==> v7 <==
==> flow/design.v <==
`timescale 1ns / 1ps
module clk_div(
   input wire sys_clk,
   input wire sys_clk_rst,
   output wire gen_clk, 
   output wire ps_clk, 
   output wire fsk_clk, 
   output wire gen_en,
   output wire ps_en,
   output wire fsk_en
);
   parameter fsk_div=5;
   parameter ps_div=fsk_div*16;
   parameter gen_div=ps_div*16;
   reg [$clog2(fsk_div)-1:0] fsk_cnt;
   reg [$clog2(ps_div)-1:0] ps_cnt;
   reg [$clog2(gen_div)-1:0] gen_cnt;
   reg gen_clk_reg;
   reg ps_clk_reg;
   reg fsk_clk_reg;
   assign gen_clk=gen_clk_reg;
   assign ps_clk=ps_clk_reg;
   assign fsk_clk=fsk_clk_reg;
   assign gen_en=~(gen_cnt<gen_div-1) & ~gen_clk_reg;
   assign ps_en=~(ps_cnt<ps_div-1) & ~ps_clk_reg;
   assign fsk_en=~(fsk_cnt<fsk_div-1) & ~fsk_clk_reg;
   always@(posedge sys_clk or posedge sys_clk_rst) begin
     if(sys_clk_rst) begin
       gen_cnt<=32'd0;
       ps_cnt<=32'd0;
       fsk_cnt<=32'd0;
       gen_clk_reg<=1'b0;
       ps_clk_reg<=1'b0;
       fsk_clk_reg<=1'b0;
     end
     else begin
       if(gen_cnt<gen_div-1) begin
         gen_cnt<=gen_cnt+32'd1;
         gen_clk_reg<=gen_clk_reg;
       end
       else begin
         gen_cnt<=32'd0;
         gen_clk_reg<=~gen_clk_reg;
       end
       if(ps_cnt<ps_div-1) begin
         ps_cnt<=ps_cnt+32'd1;
         ps_clk_reg<=ps_clk_reg;
       end
       else begin
         ps_cnt<=32'd0;
         ps_clk_reg<=~ps_clk_reg;
       end
       if(fsk_cnt<fsk_div-1) begin
         fsk_cnt<=fsk_cnt+32'd1;
         fsk_clk_reg<=fsk_clk_reg;
       end
       else begin
         fsk_cnt<=32'd0;
         fsk_clk_reg<=~fsk_clk_reg;
       end
     end
   end
endmodule
`timescale 1ns / 1ps
module sig_gen(
  input wire clk,
  input wire rst,
  input wire en,
  output wire [7:0] data_out
);
  reg [7:0] data_out_reg;
  assign data_out=data_out_reg;
  always@(posedge clk or posedge rst) begin
   if(rst) begin
    data_out_reg<=8'd0;
   end
   else if(en) begin
    data_out_reg<=data_out_reg+8'd1;
   end
  end
endmodule
`timescale 1ns / 1ps
module hamming_encode(
    input wire [7:0] bitstream,
    input wire clk,
    input wire rst,
    input wire en,
    output wire [15:0] hammingcode
);    
    reg [2:0] check1;
    reg [2:0] check2;
    reg [15:0] hammingcode_reg;
    assign hammingcode=hammingcode_reg;
always @(*) begin
    check1[2] <= bitstream[7] ^ bitstream[6] ^ bitstream[5];
    check1[1] <= bitstream[7] ^ bitstream[6] ^ bitstream[4];
    check1[0] <= bitstream[7] ^ bitstream[5] ^ bitstream[4];
    check2[2] <= bitstream[3] ^ bitstream[2] ^ bitstream[1];
    check2[1] <= bitstream[3] ^ bitstream[2] ^ bitstream[0];
    check2[0] <= bitstream[3] ^ bitstream[1] ^ bitstream[0];
end
always @(posedge clk or posedge rst) begin
    if (rst) begin
        hammingcode_reg <= 16'd0;
    end
    else if (en) hammingcode_reg <= {2'b11,bitstream[7:4], check1[2:0], bitstream[3:0], check2[2:0]};
end
endmodule
`timescale 1ns / 1ps
module P2S(
   input wire clk, 
   input wire rst,
   input wire en,
   input wire [15:0] din,
   output reg dout,
   output reg sig_valid
    );
    reg [3:0] cnt;
    always@(posedge clk or posedge rst) begin
      if(rst) begin
        cnt <= 4'd0;
        dout <= 1'b0;
        sig_valid <= 1'b0;
      end
      else if(en) begin
      if(din[15:14]==2'b11) begin
        dout <= din[15-cnt];
        sig_valid<=1'b1;
        if(cnt<=14) cnt <= cnt + 4'd1;
        else cnt <= 4'd0;
       end 
       else sig_valid<=1'b0;
      end
    end
endmodule
`timescale 1ns / 1ps
module fsk_modulate (
    input wire clk,
    input wire rst,
    input wire en,
    input wire bit_in,
    input wire sig_valid,
    output wire wave_out
);
    reg [3:0] cnt;
    reg wave_h, wave_l;
    always @(posedge clk or posedge rst) begin
		if (rst) begin
			cnt <= 4'b0000;
			wave_h <= 0;
			wave_l <= 0;
		end
		else if (en) begin
		 if(sig_valid) begin
			if(cnt == 4'b0111) begin
				wave_h <= ~wave_h;
				wave_l <= ~wave_l;
				cnt <= 4'b0000;
			end
			else if(~(cnt%4)) begin
				wave_h <= ~wave_h;
			end
			cnt <= cnt + 1;
		 end
		 else cnt<=4'b0;
		end
    end
    assign wave_out = bit_in?wave_h:wave_l;
endmodule
`timescale 1ns / 1ps
module fsk_demodulate(
   input wire clk,
   input wire rst,
   input wire en,
   input wire in,
   output reg out
 );
    reg [4:0] zeronum;
    reg [4:0] clknum;
    reg last,outreg;
    always@(posedge clk or posedge rst)
    begin
		if (rst) begin
			last<=0;
			zeronum<=0;
			clknum<=5'b0;
			outreg<=0;
			out<=0;
		end
		else if (en) begin
			clknum<=clknum+1;
			if(in!=last)
			begin
				zeronum<=zeronum+1;
			end
			if(clknum == 3) 
			begin
				if(zeronum > 1)
				begin
					outreg<=1;
				end
				else
				begin
					outreg<=0;
				end
			end 
			if(clknum == 15)
			begin
				clknum<=0;
				zeronum<=0;
				out<=outreg;
			end
			last<=in;
		end
    end
endmodule
`timescale 1ns / 1ps
module S2P(
  input wire clk, 
  input wire rst,
  input wire en,
  input wire din,
  output reg [13:0] hammingcode
    );
    reg [1:0] current;
    reg [1:0] next;
    parameter IDLE = 2'b00;
    parameter START = 2'b01;
    parameter RECEIVE = 2'b11;
    reg [13:0] temp_reg;
    reg current_bit;
    reg [15:0] cnt;
    reg flag; 
    always@(posedge clk or posedge rst) begin
      if(rst) begin
       current <= IDLE;
      end
      else if(en) begin
       current <= next;
      end
    end
    always@(*) begin
     case(current)
      IDLE:
        if(current_bit) next<=START;
        else next<=IDLE;
      START:
        if(current_bit) next<=RECEIVE;
        else next<=IDLE; 
      RECEIVE:begin
        if(cnt<13) begin
         next <= RECEIVE; 
        end
        else begin
         next <= IDLE;
        end
      end
      default:next <= IDLE;
     endcase
    end
    always@(posedge clk or posedge rst) begin
     if(rst) begin
      current_bit <= 1'b0;
      temp_reg <= 14'b0;
      cnt <= 16'd0;
      flag <= 1'b0;
      hammingcode <= 14'b0;
     end
     else if(en) begin
      current_bit<=din;
      case(current)
        IDLE:begin
         flag<=1'b0;
         temp_reg<=14'b0;
        end
        START:begin
         flag<=1'b0;
         temp_reg<=14'b0;
        end
        RECEIVE:begin
         temp_reg[13-cnt]<=current_bit;
         cnt<=cnt+16'd1;
         flag<=1'b0;
         if(cnt==13) begin
          flag<=1'b1;
          cnt<=16'd0;
         end
        end
        default:begin
         flag<=1'b0;
         temp_reg<=14'b0;
        end
      endcase
      if(flag) begin
       hammingcode <= temp_reg;
      end
     end
    end
endmodule
`timescale 1ns / 1ps
module hamming_decode(
    input [13:0] code,
    input clk,
    input rst,
    input en,
    output reg [7:0] bitstream
    );
    reg [2:0] check1;
    reg [2:0] check2;
always @(*) begin
    check1[2] <= code[13] ^ code[12] ^ code[11] ^ code[9];
    check1[1] <= code[13] ^ code[12] ^ code[10] ^ code[8];
    check1[0] <= code[13] ^ code[11] ^ code[10] ^ code[7];
    check2[2] <= code[6] ^ code[5] ^ code[4] ^ code[2];
    check2[1] <= code[6] ^ code[5] ^ code[3] ^ code[1];
    check2[0] <= code[6] ^ code[4] ^ code[3] ^ code[0];
end
always @(posedge clk or posedge rst) begin
     if (rst) begin
       bitstream <= 4'd0;
     end
     else if (en) begin
        case(check1)
            3'b111: bitstream[7:4] <= {~code[13], code[12:10]};
            3'b110: bitstream[7:4] <= {code[13], ~code[12], code[11:10]};
            3'b101: bitstream[7:4] <= {code[13:12], ~code[11], code[10]};
            3'b011: bitstream[7:4] <= {code[13:11], ~code[10]};
            default: bitstream[7:4] <= code[13:10];
        endcase
        case(check2)
            3'b111: bitstream[3:0] <= {~code[6], code[5:3]};
            3'b110: bitstream[3:0] <= {code[6], ~code[5], code[4:3]};
            3'b101: bitstream[3:0] <= {code[6:5], ~code[4], code[3]};
            3'b011: bitstream[3:0] <= {code[6:4], ~code[3]};
            default: bitstream[3:0] <= code[6:3];
        endcase
     end
end
endmodule
`timescale 1ns / 1ps
module Tx_top(
  input wire sys_clk,
  input wire sys_clk_rst,
  input wire rst,
  output wire [7:0] data_out, 
  output wire [15:0] hammingcode,
  output wire fsk_out 
);
  wire gen_clk;
  wire ps_clk;
  wire fsk_clk;
  wire gen_en;
  wire ps_en;
  wire fsk_en;
  clk_div my_clk_div(
   .sys_clk(sys_clk),
   .sys_clk_rst(sys_clk_rst),
   .gen_clk(gen_clk),
   .ps_clk(ps_clk),
   .fsk_clk(fsk_clk),
   .gen_en(gen_en),
   .ps_en(ps_en),
   .fsk_en(fsk_en)
  );
  sig_gen my_sig_gen(
    .clk(sys_clk),
    .en(gen_en),
    .rst(rst),
    .data_out(data_out)
  );
  hamming_encode my_hamming_encode(
    .bitstream(data_out),
    .clk(sys_clk),
    .en(gen_en),
    .rst(rst),
    .hammingcode(hammingcode)
  );
  wire dout;
  wire sig_valid;
  P2S my_P2S(
    .clk(sys_clk),
    .en(ps_en),
    .rst(rst),
    .din(hammingcode),
    .dout(dout),
    .sig_valid(sig_valid)
  );
  fsk_modulate my_fsk_modulate(
    .clk(sys_clk),
    .en(fsk_en),
    .rst(rst),
    .bit_in(dout),
    .sig_valid(sig_valid),
    .wave_out(fsk_out)
  );
endmodule
`timescale 1ns / 1ps
module Rx_top(
  input wire sys_clk,
  input wire sys_clk_rst,
  input wire rst,
  input wire bit_in, 
  output wire [13:0] hammingcode,
  output wire [7:0] sig_out
);
  wire gen_clk;
  wire ps_clk;
  wire fsk_clk;
  wire gen_en;
  wire ps_en;
  wire fsk_en;
  clk_div my_clk_div(
   .sys_clk(sys_clk),
   .sys_clk_rst(sys_clk_rst),
   .gen_clk(gen_clk),
   .ps_clk(ps_clk),
   .fsk_clk(fsk_clk),
   .gen_en(gen_en),
   .ps_en(ps_en),
   .fsk_en(fsk_en)
  );
  wire de_fsk_out;
  fsk_demodulate my_fsk_demodulate(
    .clk(sys_clk),
    .en(fsk_en),
    .rst(rst),
    .in(bit_in),
    .out(de_fsk_out)
  );
  S2P my_S2P(
    .clk(sys_clk),
    .en(ps_en),
    .rst(rst),
    .din(de_fsk_out),
    .hammingcode(hammingcode)
  );
  hamming_decode my_hamming_decode(
    .code(hammingcode),
    .clk(sys_clk),
    .en(gen_en),
    .rst(rst),
    .bitstream(sig_out)
  );
endmodule
`timescale 1ns / 1ps
module comm_top(
  input wire sys_clk,
  input wire sys_clk_rst,
  input wire rst,
  input wire bit_in, 
  output wire bit_out, 
  output wire [7:0] data_trans, 
  output wire [7:0] data_recev 
);
  wire [15:0] en_hamming_code; 
  wire [13:0] de_hamming_code; 
Tx_top my_Tx_top(
  .sys_clk(sys_clk),
  .sys_clk_rst(sys_clk_rst),
  .rst(rst),
  .data_out(data_trans), 
  .hammingcode(en_hamming_code),
  .fsk_out(bit_out) 
);
Rx_top my_Rx_top(
  .sys_clk(sys_clk),
  .sys_clk_rst(sys_clk_rst),
  .rst(rst),
  .bit_in(bit_in), 
  .hammingcode(de_hamming_code),
  .sig_out(data_recev) 
);
endmodule
==> flow/run.sh <==
#!/bin/bash
# the make line also repeats each setting of config.mk as NAME=value (left out here)
make -C /OpenROAD-flow-scripts/flow DESIGN_CONFIG=/design/flow/config.mk WORK_HOME=/design/flow/orfs CLKGATE_MAP_FILE= finish
==> flow/config.mk <==
export PLATFORM = sky130hd
export DESIGN_NAME = comm_top
export DESIGN_NICKNAME = comm_top
export VERILOG_FILES = /design/flow/design.v
export SDC_FILE = /design/flow/constraint.sdc
export NUM_CORES = 4
export LEC_CHECK = 0
export ABC_AREA = 1
export CAP_MARGIN = 5
export CELL_PAD_IN_SITES_DETAIL_PLACEMENT = 0
export CELL_PAD_IN_SITES_GLOBAL_PLACEMENT = 2
export CORE_MARGIN = 7
export CORE_UTILIZATION = 39
export CTS_CLUSTER_DIAMETER = 65
export GPL_ROUTABILITY_DRIVEN = 1
export GPL_TIMING_DRIVEN = 1
export MAX_ROUTING_LAYER = met5
export MIN_ROUTING_LAYER = met1
export SETUP_SLACK_MARGIN = 0.46
export SLEW_MARGIN = 10
export TNS_END_PERCENT = 65
==> flow/constraint.sdc <==
create_clock -name core_clock -period 2.7 [get_ports {sys_clk}]
set_input_delay 0.5400 -clock core_clock [delete_from_list [all_inputs] [get_ports {sys_clk}]]
set_output_delay 0.5400 -clock core_clock [all_outputs]
set_load 0.01 [all_outputs]
==> v8: changes against v7 <==
Settings changed: CAP_MARGIN 5 to 20, CELL_PAD_IN_SITES_DETAIL_PLACEMENT 0 to default, CELL_PAD_IN_SITES_GLOBAL_PLACEMENT 2 to default, CORE_MARGIN 7 to 2, CORE_UTILIZATION 39 to 72, CTS_CLUSTER_DIAMETER 65 to default, GPL_ROUTABILITY_DRIVEN 1 to default, GPL_TIMING_DRIVEN 1 to default, MAX_ROUTING_LAYER met5 to default, MIN_ROUTING_LAYER met1 to default, SETUP_SLACK_MARGIN 0.46 to default, SLEW_MARGIN 10 to 20, TNS_END_PERCENT 65 to default.
==> flow/constraint.sdc (replaced) <==
create_clock -name core_clock -period 2.33 [get_ports {sys_clk}]
set_input_delay 0.4660 -clock core_clock [delete_from_list [all_inputs] [get_ports {sys_clk}]]
set_output_delay 0.4660 -clock core_clock [all_outputs]
set_load 0.01 [all_outputs]
==> summary of the runs <==
v8 completed and failed the layout checks on negative setup slack. v7 finished with negative setup slack left. In v7 the clock power is lower than in v8, by about 15%. Between v8 and v7, the lower hold slack is in v8 (gap 0.059 ns). In flip-flop count, v8 and v7 do not differ. Between v7 and v8, the lower first-iteration DRC count is in v7 (gap about 70%, measured against v8). In v8 the critical path depth is higher than in v7, by 2. In v8 the fmax is smaller than in v7, by about 5.7%. In v8 the design area is smaller than in v7, by 3.1%. Routed wire length: v8 is higher than v7 (29%). In v7 the sequential share of layout area is lower than in v8, by 1.1 points. Of v8 and v7, v7 has the higher non-clock buffer count (gap 6).
Power and IR drop assume default switching activity.
